## run A
## sd_card_top
module sd_card_top
#(
	parameter  SPI_LOW_SPEED_DIV = 248,          
	parameter  SPI_HIGH_SPEED_DIV = 0            
)
(
	input            clk,
	input            rst,
	output           SD_nCS,                     
	output           SD_DCLK,                    
	output           SD_MOSI,                    
	input            SD_MISO,                    
	output           sd_init_done,               
	input            sd_sec_read,                
	input[31:0]      sd_sec_read_addr,           
	output[7:0]      sd_sec_read_data,           
	output           sd_sec_read_data_valid,     
	output           sd_sec_read_end,            
	input            sd_sec_write,               
	input[31:0]      sd_sec_write_addr,          
	input[7:0]       sd_sec_write_data,          
	output           sd_sec_write_data_req,      
	output           sd_sec_write_end            
);
For scale: about 93 I/O pins, roughly 0.0097 mm2 of cells after synthesis.
Settings: LEC_CHECK=0, ABC_AREA=0, CAP_MARGIN=5, CELL_PAD_IN_SITES_GLOBAL_PLACEMENT=0, CORE_ASPECT_RATIO=0.95, CORE_MARGIN=2, CORE_UTILIZATION=72, CTS_CLUSTER_DIAMETER=356, CTS_CLUSTER_SIZE=14, HOLD_SLACK_MARGIN=-0.09, SETUP_SLACK_MARGIN=-0.19, SLEW_MARGIN=30, TNS_END_PERCENT=95; clock period 2.34 ns.
run.sh (not shown) runs the stock make flow with config.mk's settings and CLKGATE_MAP_FILE=.
In run A the implementation completed, yet the final layout does not meet the checks, the culprit being setup timing.
### run A -> run B
==> flow/config.mk <==
export PLATFORM = sky130hd
export DESIGN_NAME = sd_card_top
export DESIGN_NICKNAME = sd_card_top
export VERILOG_FILES = /design/flow/design.v
export SDC_FILE = /design/flow/constraint.sdc
export NUM_CORES = 4
export LEC_CHECK = 0
export ABC_AREA = 0
export CAP_MARGIN = 20
export CELL_PAD_IN_SITES_GLOBAL_PLACEMENT = 1
export CORE_ASPECT_RATIO = 1.35
export CORE_MARGIN = 2
export CORE_UTILIZATION = 61
export CTS_CLUSTER_SIZE = 14
export SETUP_SLACK_MARGIN = -0.19
export SLEW_MARGIN = 30
export TNS_END_PERCENT = 95
==> flow/constraint.sdc <==
create_clock -name core_clock -period 1.99 [get_ports {clk}]
set_input_delay 0.3980 -clock core_clock [delete_from_list [all_inputs] [get_ports {clk}]]
set_output_delay 0.3980 -clock core_clock [all_outputs]
set_load 0.01 [all_outputs]
Findings:
- Run B: all stages done; final checks FAILED (setup timing).
- Sequential power in run B is 18% above run A.
- Maximum frequency: run B higher than run A
- Run comparison: run B destination of the critical timing path sd_card_cmd_m0.send_data[7]$_DFFE_PP1P_; run A destination of the critical timing path sd_card_cmd_m0.byte_cnt[9]$_DFFE_PP0P_
- Taking run A as the reference, in run B switching part of the total power shows a reduction of 0.85 points, hold slack fell by 0.18 ns.
- Looking at number of instances in the placed design across run A and run B, the one that comes out lower is run A.
- Looking at slowest library cell on the worst path, the dfrtp_1 result is from run A; the or4_4 one comes from run B.
The inputs of run C differ from those of run B as listed below.
diff --git a/flow/config.mk b/flow/config.mk
--- a/flow/config.mk
+++ b/flow/config.mk
@@ -7,9 +7,9 @@
 export LEC_CHECK = 0
 export ABC_AREA = 0
-export CAP_MARGIN = 20
-export CELL_PAD_IN_SITES_GLOBAL_PLACEMENT = 1
-export CORE_ASPECT_RATIO = 1.35
+export CAP_MARGIN = 5
+export CELL_PAD_IN_SITES_GLOBAL_PLACEMENT = 0
+export CORE_ASPECT_RATIO = 0.95
 export CORE_MARGIN = 2
-export CORE_UTILIZATION = 61
+export CORE_UTILIZATION = 72
 export CTS_CLUSTER_SIZE = 14
 export SETUP_SLACK_MARGIN = -0.19
==> flow/constraint.sdc <==
create_clock -name core_clock -period 2.34 [get_ports {clk}]
set_input_delay 0.4680 -clock core_clock [delete_from_list [all_inputs] [get_ports {clk}]]
set_output_delay 0.4680 -clock core_clock [all_outputs]
set_load 0.01 [all_outputs]
Notes after the runs:
Every stage of run C finished as expected; the final checks, on the other hand, flagged setup timing, which means the layout fails. For power share of the combinational group, run C and run B come out practically identical. reg -> reg as the path class of the lowest-slack min-delay path was reported by run C, and in -> reg by run B. Taking run B as the reference, in run C non-clock buffer share of cell area saw a decrease, maximum fanout along the worst path rose by 4, die span in x picked up an extra 11 um, number of instances resized during post-cts repair down 13. Run comparison: run B highest metal layer with signal wires met4; run C highest metal layer with signal wires met5.
diff inputs: run C => run D
diff --git a/flow/config.mk b/flow/config.mk
--- a/flow/config.mk
+++ b/flow/config.mk
@@ -12,6 +12,7 @@
 export CORE_MARGIN = 2
 export CORE_UTILIZATION = 72
+export CTS_CLUSTER_DIAMETER = 29
 export CTS_CLUSTER_SIZE = 14
-export SETUP_SLACK_MARGIN = -0.19
+export HOLD_SLACK_MARGIN = -0.09
 export SLEW_MARGIN = 30
 export TNS_END_PERCENT = 95
[summary]
Run D never completed; the flow aborted with a tool error in 5_1_grt. | HPWL after detailed placement | run D vs run C | ≈ equal |. Area after synthesis: run C vs run D identical. Clock buffer count from CTS: run D vs run C up 16. Comparing post-CTS resize count for run D and run C, the bigger number came from run D. Number of buffers added for setup after CTS ended up 18 higher on run D than on run C. On synthesized cell count, run D and run C are basically level. Number of library cell types mapped by synthesis: run D vs run C identical. Reported for run D and run C, chip width turned out identical to the last digit.

---

== sierra ==
Starting RTL as in the previous note.
Settings: LEC_CHECK=0, ABC_AREA=0, CAP_MARGIN=5, CORE_MARGIN=2, CORE_UTILIZATION=70, CTS_CLUSTER_DIAMETER=201, CTS_CLUSTER_SIZE=14, HOLD_SLACK_MARGIN=-0.09, SETUP_SLACK_MARGIN=0.37, SLEW_MARGIN=20; clock period 2.4 ns.
In sierra the implementation completed, yet the final layout does not meet the checks, the culprit being negative setup slack.
#### Input delta (pepper over sierra)
Settings: changing CAP_MARGIN from 5 to 20; removing SETUP_SLACK_MARGIN (formerly 0.37); removing CTS_CLUSTER_DIAMETER (formerly 201); removing HOLD_SLACK_MARGIN (formerly -0.09); changing CORE_UTILIZATION from 70 to 60; changing CTS_CLUSTER_SIZE from 14 to 95; removing ABC_AREA (formerly 0); changing the clock period (ns, I/O delays scaled along) from 2.4 to 4.08.
### Flow results
- [compare] base=sierra new=pepper: met1 capacity usage during global routing went down 12 points; routed wire length lower; first-pass GRT wire length fell 24%; areal power density over the cells -31%; count of sequential standard cells stayed essentially flat.
- On final core area utilization: pepper sits below sierra.
- The final layout from pepper, which completed every stage, passed the timing, design-rule and antenna checks at the end of the flow.
- Compared pepper vs sierra, and slack of the critical path is up in pepper.
- Looking at post-detailed-placement half-perimeter wirelength across sierra and pepper, the one that comes out higher is sierra.
- Diff sierra -> pepper: number of buffer and inverter instances along the worst setup path decreased 1, portion of the clock cycle consumed by the worst path in the final layout went down 25 points.

---

Starting RTL as in the previous note.
Settings: LEC_CHECK=0, ABC_AREA=0, CAP_MARGIN=20, CORE_MARGIN=2, CORE_UTILIZATION=70, CTS_CLUSTER_DIAMETER=205, CTS_CLUSTER_SIZE=15, SETUP_SLACK_MARGIN=0.3, SLEW_MARGIN=20; clock period 2.24 ns.
The starting point completed and failed the layout checks on setup timing.
Change:
ABC_AREA = unset   (was 0)
CORE_UTILIZATION = 40   (was 70)
CTS_CLUSTER_DIAMETER = unset   (was 205)
CTS_CLUSTER_SIZE = unset   (was 15)
SETUP_SLACK_MARGIN = unset   (was 0.3)
clock period = 5.0 ns   (was 2.24 ns; I/O delays follow)
Effect:
- The new run produced a clean layout
- global-route usage drops by 25 points
- via count drops by a quarter to a third
- sequential power drops by well over a third
- routed wire length drops by well over a third
- clock-buffer cell count climbs by 4
- hold slack gains 0.11 ns
- critical path depth climbs by 3
- final cell count climbs by a few percent
Change:
ABC_AREA = 0   (was unset)
CORE_ASPECT_RATIO = 0.61   (was unset)
CORE_MARGIN = 6   (was 2)
CORE_UTILIZATION = 63   (was 40)
CTS_CLUSTER_SIZE = 25   (was unset)
GPL_TIMING_DRIVEN = 1   (was unset)
MAX_ROUTING_LAYER = met4   (was unset)
SLEW_MARGIN = 10   (was 20)
Clock skew went up by 0.0071 ns.
Design area decreases by 2.4%.
Total power went down by about 9%.
Global-route usage rose by 8.7 points.
Maximum frequency falls by 1.6%.
Non-clock buffer count is higher by 2.
Synthesized cell count is unchanged.
Combinational power goes up by about 3%.
Utilization rose by 28 points.
Sequential share of layout area increases by 1.1 points.
Change:
ABC_AREA = unset   (was 0)
CORE_ASPECT_RATIO = unset   (was 0.61)
CORE_MARGIN = 2   (was 6)
CORE_UTILIZATION = 40   (was 63)
CTS_CLUSTER_SIZE = unset   (was 25)
GPL_TIMING_DRIVEN = unset   (was 1)
MAX_ROUTING_LAYER = unset   (was met4)
SLEW_MARGIN = 20   (was 10)
clock period = 3.58 ns   (was 5.0 ns; I/O delays follow)
Area after synthesis is unchanged; worst setup slack degrades by 1.0 ns; clock-buffer cell count rises by 6; flip-flop count does not change.
Change:
CORE_UTILIZATION = 66   (was 40)
CTS_CLUSTER_SIZE = 15   (was unset)
clock period = 2.24 ns   (was 3.58 ns; I/O delays follow)
This time the run completed, yet does not pass: setup timing; clock power grows by well over a third; via count climbs by roughly a tenth; worst setup slack got worse by 0.55 ns; total power increases by well over a third; count of clock-buffer cells in the layout shrinks by 4; final cell count drops by a few percent; fmax rises by a quarter to a third; routed wire length came out higher by about a fifth; sequential cell count does not change; utilization goes up by 36 points; area after synthesis does not change.

---

Setup of north:
Starting RTL as in the previous note.
export LEC_CHECK = 0
export CAP_MARGIN = 0
export CORE_MARGIN = 2
export CORE_UTILIZATION = 71
export CTS_CLUSTER_DIAMETER = 25
export CTS_CLUSTER_SIZE = 30
export SETUP_SLACK_MARGIN = 0.48
export SLEW_MARGIN = 20
export TNS_END_PERCENT = 5
create_clock -name core_clock -period 4.77 [get_ports {clk}]
--- input diff north..south ---
==> flow/config.mk <==
export PLATFORM = sky130hd
export DESIGN_NAME = sd_card_top
export DESIGN_NICKNAME = sd_card_top
export VERILOG_FILES = /design/flow/design.v
export SDC_FILE = /design/flow/constraint.sdc
export NUM_CORES = 4
export LEC_CHECK = 0
export CAP_MARGIN = 20
export CORE_MARGIN = 2
export CORE_UTILIZATION = 70
export SETUP_SLACK_MARGIN = -0.21
export SLEW_MARGIN = 20
==> flow/constraint.sdc <==
create_clock -name core_clock -period 2.14 [get_ports {clk}]
set_input_delay 0.4280 -clock core_clock [delete_from_list [all_inputs] [get_ports {clk}]]
set_output_delay 0.4280 -clock core_clock [all_outputs]
set_load 0.01 [all_outputs]
## What came out
No crash in south: every stage finished, but the layout fails its final checks due to negative setup slack. Changes observed in south relative to north: clock period minus final worst setup slack lower; length of routed met2 wiring lower; sequential cell area roughly the same. Re area inside the core boundary: south is 0.39% up on north. Taking north as the reference, in south logic gate share of total power picked up an extra 1.1 points; chip area picked up an extra about 1.4%.

---

sd_card_top again, from the RTL that the note above started with.
Design sd_card_top, start of the top module:
module sd_card_top
#(
	parameter  SPI_LOW_SPEED_DIV = 248,          
	parameter  SPI_HIGH_SPEED_DIV = 0            
)
(
	input            clk,
	input            rst,
	output           SD_nCS,                     
	output           SD_DCLK,                    
	output           SD_MOSI,                    
	input            SD_MISO,                    
	output           sd_init_done,               
	input            sd_sec_read,                
	input[31:0]      sd_sec_read_addr,           
	output[7:0]      sd_sec_read_data,           
	output           sd_sec_read_data_valid,     
	output           sd_sec_read_end,            
	input            sd_sec_write,               
	input[31:0]      sd_sec_write_addr,          
	input[7:0]       sd_sec_write_data,          
	output           sd_sec_write_data_req,      
	output           sd_sec_write_end            
);
Settings: LEC_CHECK=0, ABC_AREA=0, CAP_MARGIN=40, CELL_PAD_IN_SITES_GLOBAL_PLACEMENT=1, CORE_ASPECT_RATIO=1.35, CORE_MARGIN=2, CORE_UTILIZATION=44, CTS_CLUSTER_DIAMETER=40, CTS_CLUSTER_SIZE=16, GPL_TIMING_DRIVEN=0, HOLD_SLACK_MARGIN=0.11, MAX_ROUTING_LAYER=met4, MIN_ROUTING_LAYER=met2, PLACE_DENSITY_LB_ADDON=0.09, SETUP_SLACK_MARGIN=0.01, SLEW_MARGIN=0, TNS_END_PERCENT=55; clock period 4.31 ns.
Change:
- CELL_PAD_IN_SITES_DETAIL_PLACEMENT: not set -> 1
- CTS_CLUSTER_DIAMETER: 40 -> 274
- GPL_ROUTABILITY_DRIVEN: not set -> 0
=> Register-to-register slack gets better by 0.14 ns. Total power went down by about a fifth. Clock-buffer cell count shrinks by 5. Global-route usage went up by 1.1 points. Wire length came out higher by a few percent.
Change:
- ABC_AREA: 0 -> not set
- CAP_MARGIN: 40 -> 20
- CELL_PAD_IN_SITES_DETAIL_PLACEMENT: 1 -> not set
- CELL_PAD_IN_SITES_GLOBAL_PLACEMENT: 1 -> not set
- CORE_ASPECT_RATIO: 1.35 -> not set
- CORE_UTILIZATION: 44 -> 16
- CTS_CLUSTER_DIAMETER: 274 -> not set
- CTS_CLUSTER_SIZE: 16 -> not set
- GPL_ROUTABILITY_DRIVEN: 0 -> not set
- GPL_TIMING_DRIVEN: 0 -> not set
- HOLD_SLACK_MARGIN: 0.11 -> not set
- MAX_ROUTING_LAYER: met4 -> not set
- MIN_ROUTING_LAYER: met2 -> not set
- PLACE_DENSITY_LB_ADDON: 0.09 -> not set
- SETUP_SLACK_MARGIN: 0.01 -> not set
- SLEW_MARGIN: 0 -> 20
- TNS_END_PERCENT: 55 -> not set
- clock period: 4.31 -> 5.65 ns (I/O delays scaled with it)
Worst setup slack gains 1.0 ns.
Flip-flop count does not change.
Die size is higher to 2.7 times its value.
Routed wire length is lower by 8.2%.
Synthesized area is unchanged.
Sequential power is lower by about 24%.
Total power is lower by about 12%.
Clock-buffer cell count is higher by 4.
Non-clock buffer count is lower by 54.
Change:
- ABC_AREA: not set -> 1
- CORE_UTILIZATION: 16 -> 70
- CTS_CLUSTER_DIAMETER: not set -> 205
- CTS_CLUSTER_SIZE: not set -> 15
- clock period: 5.65 -> 2.24 ns (I/O delays scaled with it)
=>
- The changed run completed with no timing, DRC or antenna violations
- synthesized area rises by 1.9%
- cell area falls by 5.0%
- sequential power rises to 2.7 times its value
- clock skew hardly moves
- cell count falls by 22%
- power rises by 140%
- worst setup slack degrades by 1.8 ns
- utilization rises by 64 points

---

== juniper ==
sd_card_top again, from the RTL that the note above started with.
## sd_card_top
module sd_card_top
#(
	parameter  SPI_LOW_SPEED_DIV = 248,          
	parameter  SPI_HIGH_SPEED_DIV = 0            
)
(
	input            clk,
	input            rst,
	output           SD_nCS,                     
	output           SD_DCLK,                    
	output           SD_MOSI,                    
	input            SD_MISO,                    
	output           sd_init_done,               
	input            sd_sec_read,                
	input[31:0]      sd_sec_read_addr,           
	output[7:0]      sd_sec_read_data,           
	output           sd_sec_read_data_valid,     
	output           sd_sec_read_end,            
	input            sd_sec_write,               
	input[31:0]      sd_sec_write_addr,          
	input[7:0]       sd_sec_write_data,          
	output           sd_sec_write_data_req,      
	output           sd_sec_write_end            
);
Settings: LEC_CHECK=0, ABC_AREA=1, CAP_MARGIN=20, CORE_MARGIN=2, CORE_UTILIZATION=70, CTS_CLUSTER_DIAMETER=205, CTS_CLUSTER_SIZE=15, PLACE_DENSITY=0.82, SETUP_SLACK_MARGIN=-0.2, SLEW_MARGIN=20; clock period 1.99 ns.
Ran to the end and failed final checks on setup timing: juniper.
Setup changes, juniper to maple
Settings: changing PLACE_DENSITY from 0.82 to 0.39; removing CTS_CLUSTER_DIAMETER (formerly 205); changing CORE_UTILIZATION from 70 to 69; removing CTS_CLUSTER_SIZE (formerly 15); changing SETUP_SLACK_MARGIN from -0.2 to 0.14.
Notes after the runs:
- Each of juniper and maple falls short of a clean finish.
- maple finished all stages; however, its layout fails the closing checks, the failures being setup timing.
- Clock skew after layout was higher in the run labelled maple.
- Power (juniper / maple): 0.876
- Clock power went up by more than a quarter going from juniper to maple.
- Looking at global-route usage across juniper and maple, the one that comes out lower is juniper.
- Total combinational power grows by more than 10% when moving from juniper to maple.
- Critical path depth | maple above juniper
- Compared with juniper, maple shows total number of nets in the final design that has gone up by a few percent.
- Part of the power in registers in maple is 6.5 points below juniper.
Changes in xenon relative to maple:
Settings: swapping 69 for 40 in CORE_UTILIZATION; swapping 0.14 for 0.38 in SETUP_SLACK_MARGIN; clearing ABC_AREA, which used to be 1; clearing PLACE_DENSITY, which used to be 0.39; swapping 1.99 for 3.58 in the clock period (ns, I/O delays scaled along).
xenon was carried through to the last stage, and its layout satisfied the timing, design-rule and antenna checks. Higher placed wire-length estimate after detailed placement was reported by maple, not xenon. Looking at most heavily used metal layer in global routing, the met1 result is from xenon; the met2 one comes from maple. On synthesis-to-layout area growth: between xenon and maple, it ends up lower for xenon. Compared to maple, xenon has minimum period implied by the final worst setup slack 690 ps higher. Count of placed standard cells including taps, xenon vs maple: down by a few percent. For xenon, the worst-path cell with the longest stage delay was sky130_fd_sc_hd__ha_1, unlike maple, where it was sky130_fd_sc_hd__dfrtp_1.
For amber, these inputs were changed with respect to xenon:
Settings: CORE_UTILIZATION: 40 -> 64; SETUP_SLACK_MARGIN: 0.38 -> 0.83; the clock period (ns, I/O delays scaled along): 3.58 -> 3.4.
## What came out
amber: full flow OK, the timing, design-rule and antenna checks passed
amber ended up with a lower relative area change from synthesis to final layout than xenon did.
amber ended up with a lower die size than xenon did.
The final reports for amber and xenon show number of placed instances with taps included lower in the former.
The post-cts resize count in amber was higher than what xenon gave.
In the reports for xenon and amber, the larger die extent in y belongs to xenon.
[amber] via density per instance rose about 16% relative to xenon
Diff xenon -> amber: buffer count from post-CTS setup fixing picked up an extra 2, routing usage on met2 picked up an extra 20 points, global-route track usage on met1 picked up an extra 17 points.
Power figures rest on the tool's default switching activity, not on a simulated workload.
